## alu_top
module alu_top(
    input             clk,
    input      [31:0] a_in,
    input      [31:0] b_in,
    input      [3:0]  aluc_in,
    output reg [31:0] r_out,
    output reg        zero_out,
    output reg        overflow_out
    );
clock: 4.31 ns
lec_check: 0
abc_area: 1
cap_margin: 25
cell_pad_in_sites_detail_placement: 1
cell_pad_in_sites_global_placement: 1
core_aspect_ratio: 0.72
core_margin: 4
core_utilization: 29
gpl_routability_driven: 0
hold_slack_margin: -0.08
min_routing_layer: met2
place_density_lb_addon: 0.19
setup_slack_margin: 1.26
slew_margin: 40
run.sh (not shown) runs the stock make flow with config.mk's settings and CLKGATE_MAP_FILE=.
The starting point completed without violations.
Rerun with:
==> flow/config.mk (replaced) <==
export PLATFORM = sky130hd
export DESIGN_NAME = alu_top
export DESIGN_NICKNAME = alu_top
export VERILOG_FILES = /design/flow/design.v
export SDC_FILE = /design/flow/constraint.sdc
export NUM_CORES = 4
export LEC_CHECK = 0
export CAP_MARGIN = 20
export CORE_MARGIN = 2
export CORE_UTILIZATION = 72
export PLACE_DENSITY = 0.66
export SLEW_MARGIN = 20
==> flow/constraint.sdc (replaced) <==
create_clock -name core_clock -period 5.81 [get_ports {clk}]
set_input_delay 1.1620 -clock core_clock [delete_from_list [all_inputs] [get_ports {clk}]]
set_output_delay 1.1620 -clock core_clock [all_outputs]
set_load 0.01 [all_outputs]
The changed run finished with setup timing left.
Clock-buffer cell count fell by 2.
Synthesized cell count fell by 35%.
Setup slack gets worse by 0.52 ns.
Via count fell by about 43%.
Hold slack gets better by 0.19 ns.
Routed wire length fell by 40%.
Final area fell by about 28%.
Maximum frequency fell by 34%.
Register-to-register slack gets worse by 0.52 ns.
Die size fell by about 65%.
Rerun with:
--- a/flow/config.mk
+++ b/flow/config.mk
@@ -6,7 +6,9 @@
 export NUM_CORES = 4
 export LEC_CHECK = 0
-export CAP_MARGIN = 20
+export CAP_MARGIN = 40
 export CORE_MARGIN = 2
 export CORE_UTILIZATION = 72
+export CTS_CLUSTER_DIAMETER = 62
+export CTS_CLUSTER_SIZE = 20
 export PLACE_DENSITY = 0.66
 export SLEW_MARGIN = 20
==> flow/constraint.sdc (replaced) <==
create_clock -name core_clock -period 5.38 [get_ports {clk}]
set_input_delay 1.0760 -clock core_clock [delete_from_list [all_inputs] [get_ports {clk}]]
set_output_delay 1.0760 -clock core_clock [all_outputs]
set_load 0.01 [all_outputs]
- The new run finished but fails on setup timing
- wire length grows by 11%
- fmax grows by 2.5%
- area after synthesis does not change
Rerun with:
==> flow/config.mk (replaced) <==
export PLATFORM = sky130hd
export DESIGN_NAME = alu_top
export DESIGN_NICKNAME = alu_top
export VERILOG_FILES = /design/flow/design.v
export SDC_FILE = /design/flow/constraint.sdc
export NUM_CORES = 4
export LEC_CHECK = 0
export CAP_MARGIN = 20
export CORE_MARGIN = 2
export CORE_UTILIZATION = 66
export SLEW_MARGIN = 20
==> flow/constraint.sdc (replaced) <==
create_clock -name core_clock -period 4.88 [get_ports {clk}]
set_input_delay 0.9760 -clock core_clock [delete_from_list [all_inputs] [get_ports {clk}]]
set_output_delay 0.9760 -clock core_clock [all_outputs]
set_load 0.01 [all_outputs]
After rerunning: The new run completed, yet does not pass: setup timing; utilization drops by 0.56 points; via count is higher by a few percent; critical path depth drops by 3.
Rerun with:
--- a/flow/config.mk
+++ b/flow/config.mk
@@ -6,6 +6,9 @@
 export NUM_CORES = 4
 export LEC_CHECK = 0
+export ABC_AREA = 1
 export CAP_MARGIN = 20
 export CORE_MARGIN = 2
-export CORE_UTILIZATION = 66
+export CORE_UTILIZATION = 72
+export CTS_CLUSTER_DIAMETER = 105
+export CTS_CLUSTER_SIZE = 72
 export SLEW_MARGIN = 20
==> flow/constraint.sdc (replaced) <==
create_clock -name core_clock -period 3.5 [get_ports {clk}]
set_input_delay 0.7000 -clock core_clock [delete_from_list [all_inputs] [get_ports {clk}]]
set_output_delay 0.7000 -clock core_clock [all_outputs]
set_load 0.01 [all_outputs]
=>
- This time the run did not get past clock tree synthesis (4_1_cts)
- die size rises by about 3%
- synthesized cell count rises by about 55%
- synthesized area rises by about 12%
Rerun with:
==> flow/config.mk (replaced) <==
export PLATFORM = sky130hd
export DESIGN_NAME = alu_top
export DESIGN_NICKNAME = alu_top
export VERILOG_FILES = /design/flow/design.v
export SDC_FILE = /design/flow/constraint.sdc
export NUM_CORES = 4
export LEC_CHECK = 0
export CAP_MARGIN = 20
export CORE_MARGIN = 2
export CORE_UTILIZATION = 40
export CTS_CLUSTER_SIZE = 98
export SLEW_MARGIN = 20
export TNS_END_PERCENT = 5
==> flow/constraint.sdc (replaced) <==
create_clock -name core_clock -period 6.0 [get_ports {clk}]
set_input_delay 1.2000 -clock core_clock [delete_from_list [all_inputs] [get_ports {clk}]]
set_output_delay 1.2000 -clock core_clock [all_outputs]
set_load 0.01 [all_outputs]
What happened: The changed run ran to the end with no violations; die area increases by well over a third; synthesized cell count decreases by a quarter to a third; synthesized area decreases by roughly a tenth.
